Setup of job 538:
## sdram_controller
module sdram_controller (
    wr_addr,
    wr_data,
    wr_enable,
    rd_addr,
    rd_data,
    rd_ready,
    rd_enable,
    busy, rst_n, clk,
    addr, bank_addr, data_in, data_out, data_oe, clock_enable, cs_n, ras_n, cas_n, we_n,
    data_mask_low, data_mask_high
);
Size in the first run: about 590 cells after synthesis, roughly 92 flip-flops, roughly 0.0042 mm2 of cells after synthesis.
Settings: LEC_CHECK=0, ABC_AREA=1, CAP_MARGIN=20, CORE_ASPECT_RATIO=0.5, CORE_MARGIN=2, CORE_UTILIZATION=62, CTS_CLUSTER_DIAMETER=312, CTS_CLUSTER_SIZE=96, PLACE_DENSITY=0.35, SLEW_MARGIN=20; clock period 2.98 ns.
run.sh (not shown) runs the stock make flow with config.mk's settings and CLKGATE_MAP_FILE=.
--- input diff job 538..job 2480 ---
# job 538
export LEC_CHECK = 0
export ABC_AREA = 1
export CAP_MARGIN = 20
export CORE_ASPECT_RATIO = 0.5
export CORE_MARGIN = 2
export CORE_UTILIZATION = 62
export CTS_CLUSTER_DIAMETER = 312
export CTS_CLUSTER_SIZE = 96
export PLACE_DENSITY = 0.35
export SLEW_MARGIN = 20
create_clock -name core_clock -period 2.98 [get_ports {clk}]
# job 2480
export LEC_CHECK = 0
export ABC_AREA = 1
export CAP_MARGIN = 20
export CORE_MARGIN = 2
export CORE_UTILIZATION = 63
export CTS_CLUSTER_DIAMETER = 391
export CTS_CLUSTER_SIZE = 96
export PLACE_DENSITY = 0.6
export SETUP_SLACK_MARGIN = -0.08
export SLEW_MARGIN = 20
create_clock -name core_clock -period 2.27 [get_ports {clk}]
==> results <==
Job 2480 ran in full, but the layout does not pass; the checks complain about negative setup slack. Delta (job 2480 minus job 538): area of combinational cells with multiple inputs grew by 3.6%, logic gate share of total power higher. reg2out as the class of the most critical setup path was reported by job 538, and reg2reg by job 2480. Core area: job 2480 < job 538. Critical path depth, job 538 and job 2480: higher on job 2480. When the final numbers for job 538 and job 2480 were put side by side, the net switching fraction of the power turned out to be greater in job 2480. Summary — worst setup slack, job 2480 relative to job 538: lower, by 0.63 ns. Measured against job 538, the non-clock buffer instance count of the final layout of job 2480 comes out at 1.14 times the reference value. Relative to job 538, number of well-tap cells placed decreased by 15 in job 2480. Job 2480 ends up with a detailed-routed wire length on met3 that is 110% higher than in job 538.
Relative to job 2480, the following input files were edited for job 8518:
# job 2480
export LEC_CHECK = 0
export ABC_AREA = 1
export CAP_MARGIN = 20
export CORE_MARGIN = 2
export CORE_UTILIZATION = 63
export CTS_CLUSTER_DIAMETER = 391
export CTS_CLUSTER_SIZE = 96
export PLACE_DENSITY = 0.6
export SETUP_SLACK_MARGIN = -0.08
export SLEW_MARGIN = 20
create_clock -name core_clock -period 2.27 [get_ports {clk}]
# job 8518
export LEC_CHECK = 0
export CAP_MARGIN = 20
export CORE_MARGIN = 2
export CORE_UTILIZATION = 40
export PLACE_DENSITY = 0.6
export SLEW_MARGIN = 20
create_clock -name core_clock -period 7.5 [get_ports {clk}]
--- outcome ---
Job 8518 went all the way through the flow, and no timing, DRC or antenna check failed. Job 8518 ends up with a sequential share of layout area that is 0.57 points higher than in job 2480. The count of clock-buffer cells in the layout number comes out higher for job 2480 vs job 8518. Compared with job 2480, job 8518 shows a layout-stage area growth over the synthesis result that is 4.7 points lower. Combinational share of power: higher on job 2480.
Input-level comparison between job 7491 and job 8518:
# job 8518
export LEC_CHECK = 0
export CAP_MARGIN = 20
export CORE_MARGIN = 2
export CORE_UTILIZATION = 40
export PLACE_DENSITY = 0.6
export SLEW_MARGIN = 20
create_clock -name core_clock -period 7.5 [get_ports {clk}]
# job 7491
export LEC_CHECK = 0
export CAP_MARGIN = 20
export CORE_ASPECT_RATIO = 0.51
export CORE_MARGIN = 2
export CORE_UTILIZATION = 61
export PLACE_DENSITY = 0.6
export SETUP_SLACK_MARGIN = 2.22
export SLEW_MARGIN = 20
create_clock -name core_clock -period 7.5 [get_ports {clk}]
[summary]
Job 7491 finished all stages; the layout is clean. Comparing job 7491 against job 8518, there is no change at all in hold path depth. Final setup skew delta for job 7491 relative to job 8518: 0.0034 ns lower. Job 7491 against job 8518: worst slew margin relative to its limit dropped 10 points, switching share of power shows a reduction of 2.1 points. The fraction of standard cell area in multi-input logic of job 7491 falls short of that of job 8518 by 0.53 points.
## Diff of input files: job 3948 against job 7491
# job 7491
export LEC_CHECK = 0
export CAP_MARGIN = 20
export CORE_ASPECT_RATIO = 0.51
export CORE_MARGIN = 2
export CORE_UTILIZATION = 61
export PLACE_DENSITY = 0.6
export SETUP_SLACK_MARGIN = 2.22
export SLEW_MARGIN = 20
create_clock -name core_clock -period 7.5 [get_ports {clk}]
# job 3948
export LEC_CHECK = 0
export CAP_MARGIN = 20
export CORE_ASPECT_RATIO = 0.5
export CORE_MARGIN = 9
export CORE_UTILIZATION = 61
export PLACE_DENSITY = 0.6
export SLEW_MARGIN = 20
create_clock -name core_clock -period 7.5 [get_ports {clk}]
Notes after the runs:
Clock-pin slew on the worst setup and hold paths essentially unchanged between job 3948 and job 7491. Synthesized-area fraction occupied by and/or/nand/nor cells: job 3948 vs job 7491 identical. When the final numbers for job 7491 and job 3948 were put side by side, the worst endpoint data arrival time turned out to be smaller in job 7491. Job 7491 -> job 3948: smallest hold slack flat. On first-pass GRT wire length, the higher figure sits with job 3948, not job 7491.
What job 3295 does differently from job 3948 at the input level:
# job 3948
export LEC_CHECK = 0
export CAP_MARGIN = 20
export CORE_ASPECT_RATIO = 0.5
export CORE_MARGIN = 9
export CORE_UTILIZATION = 61
export PLACE_DENSITY = 0.6
export SLEW_MARGIN = 20
create_clock -name core_clock -period 7.5 [get_ports {clk}]
# job 3295
export LEC_CHECK = 0
export CAP_MARGIN = 20
export CORE_MARGIN = 2
export CORE_UTILIZATION = 40
export PLACE_DENSITY = 0.6
export SLEW_MARGIN = 20
create_clock -name core_clock -period 4.09 [get_ports {clk}]
==> comparison <==
Critical path data required time in job 3295 is 4.47 ns lower than in job 3948
From job 3295 to job 3948, count of pins on the block boundary did not move at all.
The run showing the smaller post-layout period usage of the worst path is job 3948.
Between job 3948 and job 3295, the critical path depth is lower for job 3295.
Summed area of non-filler cells in the final layout on job 3295 is ahead of job 3948.

Starting RTL as in the previous note.
clock: 1.42 ns
lec_check: 0
abc_area: 1
cap_margin: 20
cell_pad_in_sites_detail_placement: 0
core_aspect_ratio: 1.65
core_margin: 2
core_utilization: 72
cts_cluster_size: 40
gpl_timing_driven: 1
hold_slack_margin: 0.05
max_routing_layer: met5
min_routing_layer: met1
place_density_lb_addon: 0.05
setup_slack_margin: 0.42
slew_margin: 10
tns_end_percent: 60
The first run ended with an error in 3_3_place_gp with FLW-0024.
Edit:
ABC_AREA = not set   (was 1)
CORE_ASPECT_RATIO = 1.36   (was 1.65)
CORE_UTILIZATION = 68   (was 72)
CTS_CLUSTER_SIZE = 37   (was 40)
PLACE_DENSITY_LB_ADDON = not set   (was 0.05)
SETUP_SLACK_MARGIN = 0.01   (was 0.42)
SLEW_MARGIN = 30   (was 10)
clock period = 2.8 ns   (was 1.42 ns; I/O delays follow)
What happened: The new run never finished: it broke off in 5_1_grt on DPL-0038; synthesized cell count is lower by 16%; die area went up by 6.6%; area after synthesis came out higher by 1.2%.
Edit:
CELL_PAD_IN_SITES_DETAIL_PLACEMENT = not set   (was 0)
CORE_ASPECT_RATIO = not set   (was 1.36)
CORE_UTILIZATION = 57   (was 68)
CTS_CLUSTER_SIZE = 99   (was 37)
GPL_TIMING_DRIVEN = not set   (was 1)
HOLD_SLACK_MARGIN = not set   (was 0.05)
MAX_ROUTING_LAYER = not set   (was met5)
MIN_ROUTING_LAYER = not set   (was met1)
PLACE_DENSITY = 0.6   (was not set)
SETUP_SLACK_MARGIN = not set   (was 0.01)
SLEW_MARGIN = 20   (was 30)
TNS_END_PERCENT = not set   (was 60)
clock period = 3.03 ns   (was 2.8 ns; I/O delays follow)
After rerunning:
- This time the run completed with no timing, DRC or antenna violations
- area after synthesis does not change
- die area increases by 18%
- synthesized cell count is unchanged
Edit:
CORE_ASPECT_RATIO = 1.99   (was not set)
CORE_UTILIZATION = 67   (was 57)
CTS_CLUSTER_SIZE = not set   (was 99)
clock period = 7.5 ns   (was 3.03 ns; I/O delays follow)
Effect: The new run ran to the end with no violations; routed wire length came out higher by 47%; sequential cell count does not change; power shrinks by 55%; worst hold slack is better by 5.0 ps; via count went up by 19%; register-to-register slack improves by 3700 ps.

P:
sdram_controller again, from the RTL that the note above started with.
clock: 3.43 ns
lec_check: 0
cap_margin: 15
cell_pad_in_sites_detail_placement: 1
core_aspect_ratio: 1.56
core_margin: 5
core_utilization: 40
cts_cluster_diameter: 155
cts_cluster_size: 37
gpl_routability_driven: 0
gpl_timing_driven: 0
max_routing_layer: met4
min_routing_layer: met2
slew_margin: 35
tns_end_percent: 5
P finished end to end and its layout was clean on timing, DRC and antenna.
The following lists how Q was set up differently from P:
==> flow/config.mk <==
export PLATFORM = sky130hd
export DESIGN_NAME = sdram_controller
export DESIGN_NICKNAME = sdram_controller
export VERILOG_FILES = /design/flow/design.v
export SDC_FILE = /design/flow/constraint.sdc
export NUM_CORES = 4
export LEC_CHECK = 0
export CAP_MARGIN = 20
export CORE_MARGIN = 2
export CORE_UTILIZATION = 40
export GPL_ROUTABILITY_DRIVEN = 0
export MAX_ROUTING_LAYER = met4
export PLACE_DENSITY = 0.56
export SLEW_MARGIN = 20
==> flow/constraint.sdc <==
create_clock -name core_clock -period 7.5 [get_ports {clk}]
set_input_delay 1.5000 -clock core_clock [delete_from_list [all_inputs] [get_ports {clk}]]
set_output_delay 1.5000 -clock core_clock [all_outputs]
set_load 0.01 [all_outputs]
Findings:
- Q vs P, total placed instance area went down by about 1.6%.
- Worst-case setup margin in the final layout (Q over P): increase, 3.22 ns
- Sort P and Q by final cycle utilization of the critical path, descending, and P comes first.
- Across both runs, core utilization of the finished layout was lower for Q than for P.
- Cell count of the worst reg-to-reg path | Q below P
- Summary of the comparison: fraction of power consumed by combinational cells is higher in Q, relative to P.
- Q — global routing usage summed across all routing layers 16 points lower, P as reference
- Re fraction of registers with async set or reset after synthesis: no difference whatsoever between P and Q.
- Sort P and Q by minimum hold slack desc -> top: P
Power is estimated from default activity; no workload was simulated.
